Setup of run A:
Design sample_dsp, start of the top module:
module sample_dsp(
	input         clk_20M,
	input         rst_n,
	input         WR,
	input         RD,
	input         CS0,
	input  [7:0]  DSP_Add,
	input  [15:0] DSP_Data_in,
	output [15:0] DSP_Data_out,
	output        DSP_Data_oe,
	input  [6:0]  chAn,
	input  [6:0]  chBn,
	input  [15:0] data_in,
	input         busy0,
	output [3:0]  LED,
	output        cs0_n,
	output        cs1_n,
	output        convst,
	output        enc_rst
);
Settings: LEC_CHECK=0, ABC_AREA=1, CAP_MARGIN=20, CORE_MARGIN=2, CORE_UTILIZATION=72, CTS_CLUSTER_DIAMETER=211, CTS_CLUSTER_SIZE=13, PLACE_DENSITY_LB_ADDON=0.28, SETUP_SLACK_MARGIN=0.73, SLEW_MARGIN=20; clock period 2.54 ns.
run.sh (not shown) runs the stock make flow with config.mk's settings and CLKGATE_MAP_FILE=.
No final results exist for run A, since it was stopped by error GRT-0116 during global routing.
The inputs of run B differ from those of run A as listed below.
Settings: CTS_CLUSTER_SIZE no longer set, was 13; PLACE_DENSITY_LB_ADDON no longer set, was 0.28; SETUP_SLACK_MARGIN no longer set, was 0.73; CTS_CLUSTER_DIAMETER no longer set, was 211; CORE_UTILIZATION now 25, was 72; ABC_AREA no longer set, was 1; the clock period (ns, I/O delays scaled along) now 4.43, was 2.54.
==> results <==
Run B finished all stages; the layout is clean.
Run B vs. run A: mean cell area of the mapped netlist went up; Yosys chip area went down; buffer count from post-CTS setup fixing went down; die area went up; last weighted congestion value of the routability-driven placer went down.
The following lists how run C was set up differently from run B:
Settings: CORE_UTILIZATION now 21, was 25; GPL_ROUTABILITY_DRIVEN now 0, previously not set; GPL_TIMING_DRIVEN now 0, previously not set; SETUP_SLACK_MARGIN now 0.12, previously not set; CELL_PAD_IN_SITES_DETAIL_PLACEMENT now 2, previously not set; the clock period (ns, I/O delays scaled along) now 5.87, was 4.43.
### Flow results
Run C ran to completion and came out clean on the timing, design-rule and antenna checks. Power improves in run C relative to run B. Diff run C..run B | count of cells along the worst register-to-register path | negligible. In the metrics for run B and run C, the one carrying the lower power share of the sequential group is run C. Looking at critical path's slowest cell, the sky130_fd_sc_hd__a2111oi_0 result is from run B; the sky130_fd_sc_hd__a311oi_1 one comes from run C. Run C vs run B — cell internal power dissipation dropped by more than a quarter.
What run D does differently from run C at the input level:
Settings: clearing CELL_PAD_IN_SITES_DETAIL_PLACEMENT, which used to be 2; putting CTS_CLUSTER_DIAMETER at 394 where nothing was set; putting CTS_CLUSTER_SIZE at 99 where nothing was set; swapping 21 for 72 in CORE_UTILIZATION; clearing SETUP_SLACK_MARGIN, which used to be 0.12; clearing GPL_ROUTABILITY_DRIVEN, which used to be 0; clearing GPL_TIMING_DRIVEN, which used to be 0; swapping 5.87 for 2.1 in the clock period (ns, I/O delays scaled along).
==> comparison <==
- Run D: it failed during global routing, and the tool reported GRT-0232.
- The number of standard cells reported by yosys of run C and that of run D are within noise of each other.
- Taking run C over run D, the detailed placement HPWL ratio works out to 1.3.
- Compared with run C, in run D multiplexer area fraction after synthesis held steady, standard cell area after detailed placement grew by 11%, depth of the CTS H-tree shrank by 2.

## build 75
sample_dsp again, from the RTL that the note above started with.
clock: 5.0 ns
lec_check: 0
cap_margin: 20
cell_pad_in_sites_global_placement: 2
core_margin: 6
core_utilization: 40
cts_cluster_size: 80
place_density_lb_addon: 0.03
slew_margin: 20
Build 75 completed every stage of the flow, and the final layout passed the timing, design-rule and antenna checks.
What build 16 does differently from build 75 at the input level:
- swapping 6 for 2 in CORE_MARGIN
- clearing CELL_PAD_IN_SITES_GLOBAL_PLACEMENT, which used to be 2
- putting ABC_AREA at 1 where nothing was set
- clearing PLACE_DENSITY_LB_ADDON, which used to be 0.03
- swapping 40 for 72 in CORE_UTILIZATION
- swapping 80 for 100 in CTS_CLUSTER_SIZE
- putting CTS_CLUSTER_DIAMETER at 399 where nothing was set
- putting SETUP_SLACK_MARGIN at 0.31 where nothing was set
- swapping 5.0 for 2.26 in the clock period (ns, I/O delays scaled along)
==> comparison <==
Build 16 failed in 5_1_grt with GRT-0232.
Of the two values seen for largest family of logic cells by area, multiplexers was produced by build 75 and simple AND/OR/NAND/NOR gates by build 16.
Cmp build 16 vs build 75: total CTS buffers lower in build 16
Compared with build 75, in build 16 final RePlAce weighted congestion climbed 0.19, area share of and/or/nand/nor cells after synthesis climbed 18 points, sequential element share of the synthesized area dropped 1.2 points, depth of the CTS H-tree dropped 2, post-synthesis mux area share dropped 17 points.
Going from build 75 to build 16, area after synthesis now larger; placed wire-length estimate now larger; cell count after synthesis now larger; chip area in the Yosys report now larger; core region area now smaller.
--- input diff build 16..build 10 ---
- CORE_UTILIZATION: 72 -> 60
- CTS_CLUSTER_DIAMETER: 399 -> unset
- SETUP_SLACK_MARGIN: 0.31 -> unset
- ABC_AREA: 1 -> unset
- CTS_CLUSTER_SIZE: 100 -> unset
- the clock period (ns, I/O delays scaled along): 2.26 -> 2.36
==> comparison <==
- Final checks on build 10, whose flow otherwise completed, came back failing, citing setup timing.
- The total clock buffers created by CTS reported for build 10 is greater than that of build 16 by 52.
- [compare] base=build 16 new=build 10: area fraction in mux cells increased by 17 points relative to the old numbers, setup slack after placement went down 900 ps, chip area has increased.
- Build 16 -> build 10: placeable core region increased by more than 10%
- In build 10 relative to build 16, post-synthesis cell count had gone down by more than a quarter.
- Build 16 → build 10: per-instance average area after synthesis rose by 43%, total cells reported by yosys after synthesis shrank by 1280, fraction of the mapped netlist area in adder cells neither gained nor lost much, post-synthesis share of cell area spent on xor and xnor gates rose by 1.1 points.
For build 48, these inputs were changed with respect to build 10:
- setting GPL_TIMING_DRIVEN to 1 for the first time
- setting PLACE_DENSITY_LB_ADDON to 0.11 for the first time
- setting GPL_ROUTABILITY_DRIVEN to 0 for the first time
- setting TNS_END_PERCENT to 70 for the first time
- setting CELL_PAD_IN_SITES_GLOBAL_PLACEMENT to 0 for the first time
- setting SETUP_SLACK_MARGIN to 1.23 for the first time
- changing the clock period (ns, I/O delays scaled along) from 2.36 to 4.64
Findings:
Build 48: flow completed, timing, DRC and antenna clean
Build 10 → build 48: summed area of non-filler cells in the final layout has decreased, post-route fraction of the period consumed by the critical path has decreased, slack of the critical path has increased, clock group share of total power has increased, longest individual stage delay on the worst path has increased.
Going from build 10 to build 48, wire length after detailed routing -12%, combinational fraction of the cell area +2.8 points.
Class of the worst hold path: in -> reg -> build 10, in -> async -> build 48
No activity file was given, so power comes from the tool's default toggle rates.
